==> v27 <==
// top
module top(clk, rst, start,i, socin1
  ,socin2
  ,socin3
  ,socin4,
  socout1
  ,socout2
  ,socout3
  ,socout4
  ,outReady);
  input i;
  input start;
  input clk;
  input rst;
  input socin1;
  input socin2;
  input socin3;
  input socin4;
  output socout1;
  output socout2;
  output socout3;
  output socout4;
  output outReady;
wire loadOut1
  ,loadOut2
  ,loadOut3
  ,loadOut4
  ,shft
  ,clrCount1
  ,loadDivide1
  ,loadDivide2
  ,loadMultiply
  ,divideDone1
  ,divideDone2
  ,multiplyDone
  ,ngtv
  ,loaded
  ,outDone;
  wire [1:0] sel2;
  CONTROLPATH z0 (
   loadOut1
  ,loadOut2
  ,loadOut3
  ,loadOut4
  ,shft
  ,clrCount1
  ,sel2
  ,loadDivide1
  ,loadDivide2
  ,loadMultiply
  ,divideDone1
  ,divideDone2
  ,multiplyDone
  ,ngtv
  ,loaded
  ,start
  ,clk
  ,rst
  ,outDone
);
 DATAPATH z1 (
   i
  ,clk
  ,rst
  ,socin1
  ,socin2
  ,socin3
  ,socin4
  ,shft
  ,loadOut1
  ,loadOut2
  ,loadOut3
  ,loadOut4
  ,clrCount1
  ,sel2
  ,loadDivide1
  ,loadDivide2
  ,loadMultiply
  ,socout1
  ,socout2
  ,socout3
  ,socout4
  ,divideDone1
  ,divideDone2
  ,multiplyDone
  ,outDone
  ,outReady
  ,loaded
  ,ngtv
);
endmodule
export LEC_CHECK = 0
export CAP_MARGIN = 20
export CORE_MARGIN = 3
export CORE_UTILIZATION = 45
export GPL_ROUTABILITY_DRIVEN = 0
export MAX_ROUTING_LAYER = met5
export PLACE_DENSITY = 0.73
export SETUP_SLACK_MARGIN = 0.97
export SLEW_MARGIN = 20
export TNS_END_PERCENT = 75
create_clock -name core_clock -period 5.59 [get_ports {clk}]
run.sh (not shown) runs the stock make flow with config.mk's settings and CLKGATE_MAP_FILE=.
==> inputs of v39, as changes to v27 <==
Settings changed: ABC_AREA from default to 0, CAP_MARGIN 20 to 15, CORE_ASPECT_RATIO from default to 0.71, CORE_MARGIN 3 to 2, CORE_UTILIZATION 45 to 72, CTS_CLUSTER_SIZE from default to 12, GPL_ROUTABILITY_DRIVEN 0 to default, HOLD_SLACK_MARGIN from default to -0.0, MAX_ROUTING_LAYER met5 to default, PLACE_DENSITY 0.73 to default, PLACE_DENSITY_LB_ADDON from default to 0.01, SETUP_SLACK_MARGIN 0.97 to 0.85, TNS_END_PERCENT 75 to 70.
==> flow/constraint.sdc (replaced) <==
create_clock -name core_clock -period 2.95 [get_ports {clk}]
set_input_delay 0.5900 -clock core_clock [delete_from_list [all_inputs] [get_ports {clk}]]
set_output_delay 0.5900 -clock core_clock [all_outputs]
set_load 0.01 [all_outputs]
==> inputs of v15, as changes to v27 <==
Settings changed: ABC_AREA from default to 1, CORE_MARGIN 3 to 2, CORE_UTILIZATION 45 to 72, CTS_CLUSTER_DIAMETER from default to 358, CTS_CLUSTER_SIZE from default to 26, GPL_ROUTABILITY_DRIVEN 0 to default, MAX_ROUTING_LAYER met5 to default, PLACE_DENSITY 0.73 to default, PLACE_DENSITY_LB_ADDON from default to 0.2, SETUP_SLACK_MARGIN 0.97 to 0.71, TNS_END_PERCENT 75 to default.
==> flow/constraint.sdc (replaced) <==
create_clock -name core_clock -period 2.67 [get_ports {clk}]
set_input_delay 0.5340 -clock core_clock [delete_from_list [all_inputs] [get_ports {clk}]]
set_output_delay 0.5340 -clock core_clock [all_outputs]
set_load 0.01 [all_outputs]
==> flow_summary.json <==
{
  "fin_ws_ps": -1720,
  "dr_wl_met3_um": 13800,
  "fp_util_pct": 73.7,
  "setup_viol": 25,
  "fin_nets": 2438,
  "r2r_end": "z1.A6.M[10]",
  "outcome": "failed layout checks",
  "violations": "negative setup slack"
}
-- figures above: v39

==> flow_summary.json <==
{
  "cts_tree": "built",
  "area_growth_pct": 12.6,
  "num_rows": 77,
  "r2r_end": "z1.A6.M[12]",
  "cpPeakStageDelay_ps": 600,
  "reg2reg_depth": 19,
  "fin_ws_ps": 921,
  "outcome": "timing/DRC/antenna clean",
  "nonClkBufAreaFrac_pct": 2.15,
  "fp_util_pct": 45.8,
  "worstMarginPinSlew_ps": 973,
  "dr_wl_met3_um": 2490,
  "timing.slew.headroom_pct": 35.0
}
-- figures above: v27

==> flow_summary.json <==
{
  "setup_viol": 12,
  "fin_nets": 3035,
  "violations": "negative setup slack",
  "dominant_cells": "multi-input combinational cells",
  "die_h_um": 175,
  "dr_wl_met3_um": 8740,
  "drt-total-wl_um": 74900,
  "r2r_end": "z1.A6.M[9]",
  "outcome": "failed layout checks",
  "fp_util_pct": 73.3,
  "fin_ws_ps": -1520
}
-- figures above: v15


==> inputs of 03-13 <==
==> flow/design.v <==
module top(clk, rst, start,i, socin1
  ,socin2
  ,socin3
  ,socin4,
  socout1
  ,socout2
  ,socout3
  ,socout4
  ,outReady);
  input i;
  input start;
  input clk;
  input rst;
  input socin1;
  input socin2;
  input socin3;
  input socin4;
  output socout1;
  output socout2;
  output socout3;
  output socout4;
  output outReady;
wire loadOut1
  ,loadOut2
  ,loadOut3
  ,loadOut4
  ,shft
  ,clrCount1
  ,loadDivide1
  ,loadDivide2
  ,loadMultiply
  ,divideDone1
  ,divideDone2
  ,multiplyDone
  ,ngtv
  ,loaded
  ,outDone;
  wire [1:0] sel2;
  CONTROLPATH z0 (
   loadOut1
  ,loadOut2
  ,loadOut3
  ,loadOut4
  ,shft
  ,clrCount1
  ,sel2
  ,loadDivide1
  ,loadDivide2
  ,loadMultiply
  ,divideDone1
  ,divideDone2
  ,multiplyDone
  ,ngtv
  ,loaded
  ,start
  ,clk
  ,rst
  ,outDone
);
 DATAPATH z1 (
   i
  ,clk
  ,rst
  ,socin1
  ,socin2
  ,socin3
  ,socin4
  ,shft
  ,loadOut1
  ,loadOut2
  ,loadOut3
  ,loadOut4
  ,clrCount1
  ,sel2
  ,loadDivide1
  ,loadDivide2
  ,loadMultiply
  ,socout1
  ,socout2
  ,socout3
  ,socout4
  ,divideDone1
  ,divideDone2
  ,multiplyDone
  ,outDone
  ,outReady
  ,loaded
  ,ngtv
);
endmodule
module CONTROLPATH(
   loadOut1
  ,loadOut2
  ,loadOut3
  ,loadOut4
  ,shft
  ,clrCount1
  ,sel2
  ,loadDivide1
  ,loadDivide2
  ,loadMultiply
  ,divideDone1
  ,divideDone2
  ,multiplyDone
  ,ngtv
  ,loaded
  ,start
  ,clk
  ,rst
  ,outDone
);
  input clk;
  input rst;
  input divideDone1;
  input divideDone2;
  input loaded;
  input multiplyDone;
  input ngtv;
  input start;
  input outDone;
  output reg loadOut1;
  output reg loadOut2;
  output reg loadOut3;
  output reg loadOut4;
  output reg clrCount1;
  output reg [1:0] sel2;
  output reg shft;
  output reg loadDivide1;
  output reg loadDivide2;
  output reg loadMultiply;
  reg [4:0] state;
  parameter S0=5'b00000,S1=5'b00001,S2=5'b00010,S3=5'b00011,S4=5'b00100,S5=5'b00101,S6=5'b00110,S7=5'b00111,S8=5'b01000,S9=5'b01001, S10=5'b01010,S11=5'b01011,S12=5'b01100,S13=5'b01101,S14=5'b01110,S15=5'b01111,S16=5'b10000,S17=5'b10001,S18=5'b10010,S19=5'b10011, S20=5'b10100,S21=5'b10101,S22=5'b10110,S23=5'b10111,S24=5'b11000,S25=5'b11001;
  always@(posedge clk)
    if(rst) state <= S0;
    else
    case(state)
      S0: if(start == 1) state <= S1;
      S1: state <= S2;  
      S2: if(loaded) begin if(!ngtv) state <= S3; else state <= S24; end  
      S3: state <= S4;  
      S4: if(divideDone2) state <= S5;  
      S5: state <= S6;  
      S6: if(multiplyDone) state <= S7;  
      S7: state <= S8;  
      S8: state <= S9;  
      S9: if(divideDone2) state <= S10;  
      S10: state <= S11;  
      S11: if(multiplyDone) state <= S12;  
      S12: state <= S13;  
      S13: state <= S14;  
      S14: if(divideDone2) state <= S15;  
      S15: state <= S16;  
      S16: if(multiplyDone) state <= S17;  
      S17: state <= S18;  
      S18: state <= S19;  
      S19: if(divideDone2) state <= S20;  
      S20: state <= S21;  
      S21: if(multiplyDone) state <= S22;  
      S22: state <= S23;  
      S23: if(outDone) state <= S0;
      S24: state <= S25;  
      S25: if(divideDone1) state <= S3;
  default: state <= S0;
    endcase
  always@(*)
    begin
      clrCount1    = (state==S1);
      loadDivide2  = (state==S3)|(state==S8)|(state==S13)|(state==S18);
      loadMultiply = (state==S5)|(state==S10)|(state==S15)|(state==S20);
      loadOut1     = (state==S7);
      loadOut2     = (state==S12);
      loadOut3     = (state==S17);
      loadOut4     = (state==S22);
      shft         = (state==S23);
      loadDivide1  = (state==S24);
      if(state>=S8 && state<=S12) sel2 = 2'd1;
      else if(state>=S13 && state<=S17) sel2 = 2'd2;
      else if(state>=S18 && state<=S23) sel2 = 2'd3;
      else sel2 = 2'd0;
    end
endmodule
module DATAPATH(
   i
  ,clk
  ,rst
  ,socin1
  ,socin2
  ,socin3
  ,socin4
  ,shft
  ,loadOut1
  ,loadOut2
  ,loadOut3
  ,loadOut4
  ,clrCount1
  ,sel2
  ,loadDivide1
  ,loadDivide2
  ,loadMultiply
  ,socout1
  ,socout2
  ,socout3
  ,socout4
  ,divideDone1
  ,divideDone2
  ,multiplyDone
  ,outDone
  ,outReady
  ,loaded
  ,ngtv
);
  input i;
  input clk;
  input rst;
  input socin1;
  input socin2;
  input socin3;
  input socin4;
  input loadOut1;
  input loadOut2;
  input loadOut3;
  input loadOut4;
  input shft;
  input clrCount1;
  input loadMultiply;
  input loadDivide1;
  input loadDivide2;
  input [1:0] sel2;
  output socout1;
  output ngtv;
  output loaded;
  output socout2;
  output socout3;
  output socout4;
  output divideDone1;
  output divideDone2;
  output outDone;
  output outReady;
  output multiplyDone;
  wire ld1;
  wire ld2;
  wire [12:0] current;
  wire [9:0] soc1;
  wire [9:0] soc2;
  wire [9:0] soc3;
  wire [9:0] soc4;
  wire [3:0] count;
  wire [10:0] soc_1;
  wire [10:0] soc_2;
  wire [10:0] soc_3;
  wire [10:0] soc_4;
  wire [43:0] mux_out;
  wire [12:0] sum_out;
  wire [25:0] multiplyOut;
  wire outDone1;
  wire outDone2;
  wire outDone3;
  wire outDone4;
  wire outReady1;
  wire outReady2;
  wire outReady3;
  wire outReady4;
  assign outReady = outReady1&outReady2&outReady3&outReady4;
  assign outDone  = outDone1&outDone2&outDone3&outDone4;
  assign loaded = !ld1;
  wire sel;
  assign sel = current[12];
  assign ngtv = current[12];
  wire [12:0] divideOut;
  wire [12:0] divideIn;
  wire divideDone11;
  wire divideDone12;
  wire divideDone13;
  wire divideDone14;
  wire s1;
  wire s2;
  wire s3;
  wire s4;
  wire [10:0] soc_11;
  wire [10:0] soc_22;
  wire [10:0] soc_33;
  wire [10:0] soc_44;
  assign s1 = |{1'b0,soc1};
  assign s2 = |{1'b0,soc2};
  assign s3 = |{1'b0,soc3};
  assign s4 = |{1'b0,soc4};
  assign divideDone1 = divideDone11&divideDone12&divideDone13&divideDone14;
  SIPO13     S1(current,i,clk,ld1);
  SIPO10     S2(soc1,socin1,clk,ld2);
  SIPO10     S3(soc2,socin2,clk,ld2);
  SIPO10     S4(soc3,socin3,clk,ld2);
  SIPO10     S5(soc4,socin4,clk,ld2);
  COUNTER1   A1(count,clk,clrCount1,rst);
  COMPARATOR C1(count,ld1,ld2);
  DIVIDER1    A2(soc_1,divideDone11,10'd1,soc1,loadDivide1,clk);
  DIVIDER1    A3(soc_2,divideDone12,10'd1,soc2,loadDivide1,clk);
  DIVIDER1    A4(soc_3,divideDone13,10'd1,soc3,loadDivide1,clk);
  DIVIDER1    A5(soc_4,divideDone14,10'd1,soc4,loadDivide1,clk);
  DIVIDER2    A6(divideIn,sum_out,divideOut,loadDivide2,clk,divideDone2);
  MUX1       M1({1'b0,soc1},{1'b0,soc2},{1'b0,soc3},{1'b0,soc4},soc_11,soc_22,soc_33,soc_44,mux_out,sel);
  MUX2       M2(mux_out[43:33],mux_out[32:22],mux_out[21:11],mux_out[10:0],divideIn[10:0],sel2);
  assign divideIn[12:11] = 2'b00;
  MUX3       M3(11'b0,soc_1,s1,soc_11);
  MUX3       M4(11'b0,soc_2,s2,soc_22);
  MUX3       M5(11'b0,soc_3,s3,soc_33);
  MUX3       M6(11'b0,soc_4,s4,soc_44);
  ADDER      W1(mux_out[43:33],mux_out[32:22],mux_out[21:11],mux_out[10:0],sum_out);
  BOOTH      B1(current,{1'b0,divideOut[12:1]},multiplyOut,loadMultiply,clk,multiplyDone);
  PISO       P1(multiplyOut[23:11],socout1,clk,rst,loadOut1,outDone1,outReady1,shft);
  PISO       P2(multiplyOut[23:11],socout2,clk,rst,loadOut2,outDone2,outReady2,shft);
  PISO       P3(multiplyOut[23:11],socout3,clk,rst,loadOut3,outDone3,outReady3,shft);
  PISO       P4(multiplyOut[23:11],socout4,clk,rst,loadOut4,outDone4,outReady4,shft);
endmodule
module SIPO13(d_out,d_in,clk,en);
  input d_in,clk,en;
  output [12:0] d_out;
  reg [12:0] out;
  assign d_out = out;
  always@(posedge clk)
    if(en)
    begin
      out[12] <= d_in;
      out[11:0] <= out[12:1];
    end
endmodule
module SIPO10(d_out,d_in,clk,en);  
  input d_in,clk,en;
  output [9:0] d_out;
  reg [9:0] out;
  assign d_out = out;
  always@(posedge clk)
    if(en)
    begin
      out[9] <= d_in;
      out[8:0] <= out[9:1];
    end
endmodule
module COUNTER1(d_out,clk,clr,rst);
  input clk,clr,rst;
  output reg [3:0] d_out;
  always@(posedge clk)
    begin
      if(rst)
        d_out <= 13;
      else if(clr)
        d_out <= 0;
      else if(d_out < 13)
        d_out <= d_out + 1;
    end
endmodule
module COMPARATOR(din,ld1,ld2);
  input [3:0] din;
  output ld1,ld2;
  assign ld1 = din<13;
  assign ld2 = din<10;
endmodule
module DIVIDER1(d_out,divideDone,numerator,denominator,load,clk);
  input [9:0] numerator,denominator;
  input load,clk;
  output divideDone;
  output [10:0] d_out;  
  reg [3:0] count;  
  reg [10:0] A;  
  reg [10:0] Q; 
  reg [9:0] M;  
  wire [10:0]AM;
  assign AM = A-M;
  assign d_out = Q;
  assign divideDone = (count==10);
  always@(posedge clk)
    begin
      if(load==1)
        begin
          count <= 0;
          A <= {1'b0,numerator};
          M <= denominator;
          Q <= 0;
        end
      else if(count < 11)
        begin
          count <= count +1 ;
          if(A<M)
            begin 
             Q <= Q << 1;
             A <= A << 1;
            end
          else
            begin
              Q <= {Q[9:0],1'b1};
              A <= {AM[9:0],1'b0};
            end
        end
    end
endmodule
module DIVIDER2(numerator,denominator,d_out,load,clk,divideDone);
  input [12:0] numerator,denominator;
  input load,clk;
  output [12:0] d_out;
  output divideDone;
  reg [12:0] Q;
  reg[13:0] A;
  reg [12:0] M;
  reg [3:0] count;
  wire [13:0] AM;
  assign AM = A-M;
  assign d_out = Q;
  assign divideDone = (count==13);
  always@(posedge clk)
    begin
      if(load)
        begin
          count <= 0;
          Q <= 0;
          M <= denominator;
          A <= {1'b0,numerator};
        end
      else if(count < 13)
        begin
          count <= count+1;
          if(A < M)
            begin
              Q <= Q << 1;
              A <= A << 1;
            end
          else 
            begin
              A <= {AM[12:0],1'b0};
              Q <= {Q[12:0],1'b1};
            end
         end
    end
endmodule
module ADDER(in1,in2,in3,in4,out);
  input [10:0] in1;
  input [10:0] in2;
  input [10:0] in3;
  input [10:0] in4;
  output reg [12:0] out;
  always@(*)
    out = {2'b00,in1}+{2'b00,in2}+{2'b00,in3}+{2'b00,in4};
endmodule
module MUX1(in1,in2,in3,in4,in5,in6,in7,in8,out,sel);
  input [10:0] in1;
  input [10:0] in2;
  input [10:0] in3;
  input [10:0] in4;
  input [10:0] in5;
  input [10:0] in6;
  input [10:0] in7;
  input [10:0] in8;
  input sel;
  output reg [43:0] out;
  always@(*)
    out = sel ? {in5,in6,in7,in8}:{in1,in2,in3,in4};
endmodule
module MUX2(in1,in2,in3,in4,out,sel);
  input [10:0] in1;
  input [10:0] in2;
  input [10:0] in3;
  input [10:0] in4;
  input [1:0] sel;
  output reg [10:0] out;
  always@(*)
    case(sel)
      2'b00: out[10:0] = in1[10:0];
      2'b01: out[10:0] = in2[10:0];
      2'b10: out[10:0] = in3[10:0];
      2'b11: out[10:0] = in4[10:0];
    endcase
endmodule
module MUX3(in1,in2,sel,out);
  input [10:0] in1;
  input [10:0] in2;
  input sel;
  output reg [10:0] out;
  always@(*)
    out = sel ? in2:in1;
endmodule
module BOOTH(in1,in2,out,load,clk,done);
  input [12:0] in1,in2;
  input clk,load;
  output [25:0] out;
  output done;
  reg [12:0] A;
  reg [12:0] Q;
  reg [12:0] M;
  wire [13:0] AM1;
  wire [13:0] AM2;
  assign AM1 = {A[12],A}+{M[12],M};
  assign AM2 = {A[12],A}-{M[12],M};
  assign out = {A,Q};
  reg [3:0] count;
  reg Q_1;
  assign done = (count==13);
  always@(posedge clk)
    begin
      if(load)
        begin
          count <= 0;
          A <= 0;
          M <= in1;
          Q <= in2;
          Q_1 <= 0;
        end
      else if(count < 13)
        begin
          count <= count + 1;
          if(in2 == 4096)
            begin
            A<= 0;
          	Q <= in1;
            end
          else if({Q[0],Q_1} == 2'b00 | {Q[0],Q_1} == 2'b11)
             begin
               A <= {A[12],A[12:1]};
               Q <= {A[0],Q[12:1]};
               Q_1 <= Q[0];
             end
          else if({Q[0],Q_1} == 2'b01)
            begin
              A <= AM1[13:1];
              Q <= {AM1[0],Q[12:1]};
              Q_1 <= Q[0];
            end
          else
            begin
              A <= AM2[13:1];
              Q <= {AM2[0],Q[12:1]};
              Q_1 <= Q[0];
            end
        end 
    end
endmodule
module PISO(d_in,d_out,clk,rst,load,done,ready,shft);
  input [12:0] d_in;
  input clk;
  input rst;
  input load;
  input shft;
  output d_out;
  output done;
  output ready;
  reg [12:0] out;
  reg [4:0] count;
  assign d_out = out[0];
  assign done = count==13;
  assign ready = !done;
  always@(posedge clk)
    begin
      if(rst)
        count <= 13;
      else if(load)
        begin
          out <= d_in;
          count <= 1;
        end
      else if(count < 13 & shft)
        begin
        count <= count+1;
          out <= out >>1;
        end
    end
endmodule
==> flow/run.sh <==
#!/bin/bash
# the make line also repeats each setting of config.mk as NAME=value (left out here)
make -C /OpenROAD-flow-scripts/flow DESIGN_CONFIG=/design/flow/config.mk WORK_HOME=/design/flow/orfs CLKGATE_MAP_FILE= finish
==> flow/config.mk <==
export PLATFORM = sky130hd
export DESIGN_NAME = top
export DESIGN_NICKNAME = top
export VERILOG_FILES = /design/flow/design.v
export SDC_FILE = /design/flow/constraint.sdc
export NUM_CORES = 4
export LEC_CHECK = 0
export ABC_AREA = 1
export CAP_MARGIN = 30
export CELL_PAD_IN_SITES_GLOBAL_PLACEMENT = 2
export CORE_ASPECT_RATIO = 0.73
export CORE_MARGIN = 2
export CORE_UTILIZATION = 48
export CTS_CLUSTER_DIAMETER = 167
export GPL_ROUTABILITY_DRIVEN = 0
export GPL_TIMING_DRIVEN = 0
export HOLD_SLACK_MARGIN = 0.02
export MIN_ROUTING_LAYER = met2
export PLACE_DENSITY_LB_ADDON = 0.0
export SETUP_SLACK_MARGIN = 1.21
export SLEW_MARGIN = 20
==> flow/constraint.sdc <==
create_clock -name core_clock -period 5.0 [get_ports {clk}]
set_input_delay 1.0000 -clock core_clock [delete_from_list [all_inputs] [get_ports {clk}]]
set_output_delay 1.0000 -clock core_clock [all_outputs]
set_load 0.01 [all_outputs]
==> 08-28 (differences from 03-13) <==
==> flow/config.mk (replaced) <==
export PLATFORM = sky130hd
export DESIGN_NAME = top
export DESIGN_NICKNAME = top
export VERILOG_FILES = /design/flow/design.v
export SDC_FILE = /design/flow/constraint.sdc
export NUM_CORES = 4
export LEC_CHECK = 0
export ABC_AREA = 1
export CAP_MARGIN = 20
export CELL_PAD_IN_SITES_DETAIL_PLACEMENT = 1
export CELL_PAD_IN_SITES_GLOBAL_PLACEMENT = 1
export CORE_MARGIN = 5
export CORE_UTILIZATION = 18
export CTS_CLUSTER_DIAMETER = 355
export HOLD_SLACK_MARGIN = 0.24
export SLEW_MARGIN = 20
==> flow/constraint.sdc (replaced) <==
create_clock -name core_clock -period 2.83 [get_ports {clk}]
set_input_delay 0.5660 -clock core_clock [delete_from_list [all_inputs] [get_ports {clk}]]
set_output_delay 0.5660 -clock core_clock [all_outputs]
set_load 0.01 [all_outputs]
==> ci_impl_report.md <==
### Yosys + OpenROAD results

| Metric | Value |
|---|---|
| FILL cells | `3,970` |
| WP buf/inv | `5` |
| Critical Path Fanout Max | `4` |
| Worst-Skew Late Latency | `0.57 ns` |
| Top Layer Used | `met5` |
| Period minus WS final | `4.43 ns` |
| Chip Width | `249 um` |
| Status | `timing/DRC/antenna clean` |
| Fin Setup TNS | `0 ns` |
| Final net count | `2,875` |
| DR WL met2 | `26,900 um` |
| Worst Path Required | `5.29 ns` |
| Crit path depth | `25` |
(the above is from 03-13)
==> ci_impl_report.md <==
### Yosys + OpenROAD results

| Metric | Value |
|---|---|
| DR WL/cell | `14.0 um` |
| Worst-Skew Late Latency | `0.59 ns` |
| WP buf/inv | `2` |
| Critical Path Fanout Max | `7` |
| Failed Checks | `negative setup slack` |
| Final net count | `3,001` |
| Status | `finished with violations` |
| Inverter count | `354` |
| Period minus WS final | `4.05 ns` |
| Worst Setup Slack, final | `-1.22 ns` |
| Worst Path Required | `3.17 ns` |
| Final setup viols | `12` |
| Fin Setup TNS | `-10.40 ns` |
| Yosys Chip Area | `0.0211 mm2` |
(the above is from 08-28)
